==> 08-12 <==
==> flow/design.v (excerpt) <==
module Calculator2_0(clk, rst, col, btn, btnres, fil, Sseg, anodos);
Settings: LEC_CHECK=0, ABC_AREA=1, CAP_MARGIN=20, CORE_ASPECT_RATIO=1.37, CORE_MARGIN=2, CORE_UTILIZATION=64, CTS_CLUSTER_DIAMETER=335, CTS_CLUSTER_SIZE=96, PLACE_DENSITY=0.43, SLEW_MARGIN=20; clock period 53.7 ns.
run.sh (not shown) runs the stock make flow with config.mk's settings and CLKGATE_MAP_FILE=.
==> 03-01 (differences from 08-12) <==
- ABC_AREA: 1 -> not set
- CORE_ASPECT_RATIO: 1.37 -> not set
- CORE_UTILIZATION: 64 -> 58
- CTS_CLUSTER_DIAMETER: 335 -> not set
- CTS_CLUSTER_SIZE: 96 -> not set
- PLACE_DENSITY: 0.43 -> not set
==> flow/constraint.sdc (replaced) <==
create_clock -name core_clock -period 58.3 [get_ports {clk}]
set_input_delay 11.6600 -clock core_clock [delete_from_list [all_inputs] [get_ports {clk}]]
set_output_delay 11.6600 -clock core_clock [all_outputs]
set_load 0.01 [all_outputs]
==> 11-11 (differences from 08-12) <==
- ABC_AREA: 1 -> not set
- CORE_ASPECT_RATIO: 1.37 -> 1.76
- CORE_UTILIZATION: 64 -> 40
- CTS_CLUSTER_DIAMETER: 335 -> 381
- CTS_CLUSTER_SIZE: 96 -> 30
- PLACE_DENSITY: 0.43 -> not set
- PLACE_DENSITY_LB_ADDON: not set -> 0.18
==> flow/constraint.sdc (replaced) <==
create_clock -name core_clock -period 110.0 [get_ports {clk}]
set_input_delay 22.0000 -clock core_clock [delete_from_list [all_inputs] [get_ports {clk}]]
set_output_delay 22.0000 -clock core_clock [all_outputs]
set_load 0.01 [all_outputs]
==> comparison <==
Of 11-11 and 03-01, 11-11 has the higher die size (gap about 45%, measured against 03-01). Against 11-11, the worst hold slack of 03-01 is higher by 0.0050 ns. 08-12 did not get past 5_1_grt. 11-11 finished clean. 03-01 reached the layout checks and failed them: capacitance limit, slew limit, setup timing. Against 11-11, the count of clock-buffer cells in the layout of 03-01 is higher by 20.
==> figures <==
| metric | 08-12 | 03-01 | 11-11 |
|---|---|---|---|
| Wire per inst | - | 23.04 µm | 20.28 µm |
| Slew at the pin closest to its max-slew limit | - | 1.730 ns | 1.178 ns |
| Cell with the largest stage delay on the worst path | - | a311oi_2 | or4_1 |
| Outcome | did not finish | finished with violations | timing/DRC/antenna clean |
| Stage where the flow stopped | 5_1_grt | - | - |
| Reasons for failing layout checks | - | capacitance limit, slew limit, setup timing | - |
| First-pass detailed-route iteration total | - | 11 | 8 |
| Met3 wirelength from detailed routing | - | 32.15 mm | 4.910 mm |
| Routed length on met1 | - | 93.68 mm | 69.47 mm |
| Number of flip-flops and latches | - | 288 | 288 |
| Area of all sequential standard cells | - | 5792 µm² | 5773 µm² |

========
==> inputs of v25 <==
Calculator2_0 again, from the RTL that the note above started with.
==> flow/design.v (excerpt) <==
module Calculator2_0(clk, rst, col, btn, btnres, fil, Sseg, anodos);
	input clk;
	input rst;
	input [3:0] col;
	input btn;
	input btnres;
	output [3:0] fil;
	output [6:0] Sseg;
	output [7:0] anodos;
	wire clk1kHz;
	wire clk20Hz;
	wire [3:0]tecla;
	wire [20:0] Ssegnum1;
	wire [20:0] Ssegnum2;
	wire [6:0] signo1;
	wire [6:0] operador;
	wire [9:0] num1;
	wire [9:0] num2;
	wire sig1;
	wire [1:0] oper;
	wire [19:0] resultado;
	wire [1:0] signo_resultado;
	wire [23:0] dres;
	wire [6:0] CSseg;
	divfreq div(clk, rst, clk1kHz);
	divfreq20 div20(clk, rst, clk20Hz);
	Barrido_filas barfil(clk, rst, clk20Hz, fil);
	Comparador_col comp(clk, rst, fil, col, tecla);
	Conversor print(tecla, CSseg);
	Barrido_displays bardisp(clk, rst, btn, btnres, CSseg, clk1kHz, dres, signo_resultado, Sseg, anodos, Ssegnum1, Ssegnum2, operador, signo1);
	Ssegtobin convsegtobin(clk, rst, Ssegnum1, Ssegnum2, signo1, operador, num1, num2, sig1, oper);
	Operacion op(num1, num2, sig1, oper, resultado, signo_resultado);
	Digitos_result digres(resultado, dres);
endmodule
export LEC_CHECK = 0
export CAP_MARGIN = 35
export CORE_ASPECT_RATIO = 1.51
export CORE_MARGIN = 8
export CORE_UTILIZATION = 63
export GPL_ROUTABILITY_DRIVEN = 1
export HOLD_SLACK_MARGIN = -0.07
export MIN_ROUTING_LAYER = met1
export SLEW_MARGIN = 10
create_clock -name core_clock -period 115.0 [get_ports {clk}]
==> inputs of v21, as changes to v25 <==
ABC_AREA = 1   (was unset)
CAP_MARGIN = 20   (was 35)
CORE_ASPECT_RATIO = unset   (was 1.51)
CORE_MARGIN = 2   (was 8)
CORE_UTILIZATION = 72   (was 63)
CTS_CLUSTER_DIAMETER = 365   (was unset)
CTS_CLUSTER_SIZE = 99   (was unset)
GPL_ROUTABILITY_DRIVEN = unset   (was 1)
HOLD_SLACK_MARGIN = unset   (was -0.07)
MIN_ROUTING_LAYER = unset   (was met1)
PLACE_DENSITY = 0.43   (was unset)
SLEW_MARGIN = 20   (was 10)
TNS_END_PERCENT = 40   (was unset)
==> flow/constraint.sdc (replaced) <==
create_clock -name core_clock -period 60.0 [get_ports {clk}]
set_input_delay 12.0000 -clock core_clock [delete_from_list [all_inputs] [get_ports {clk}]]
set_output_delay 12.0000 -clock core_clock [all_outputs]
set_load 0.01 [all_outputs]
==> qor summary <==
Share of the yosys chip area belonging to registers: v21 9.247%; v25 10.11%
Area fraction in mux cells: v21 0.07225%; v25 4.242%
RD Place Congestion: v21 1.102; v25 1.035
Top area contributor share: v21 13.65%; v25 14.92%
Die Y-Extent: v21 298.3 microns; v25 385.8 microns
Unique cell types: v21 104; v25 193
Cell count in the Yosys report: v21 9809; v25 7700
FP Util: v21 72.88%; v25 63.60%
Summed standard-cell area reported by yosys: v21 0.06235 sq mm; v25 0.05704 sq mm
Placed Cells: v21 12969; v25 8782
Simple-Gate Fraction of Synth Area: v21 41.55%; v25 26.49%
Status: v21 aborted with a tool error; v25 timing/DRC/antenna clean
Last stage reached: v21 clock tree synthesis (4_1_cts); v25 -
Instance tally after logic synthesis: v21 9809; v25 7700
Chip footprint: v21 0.08896 sq mm; v25 0.1006 sq mm
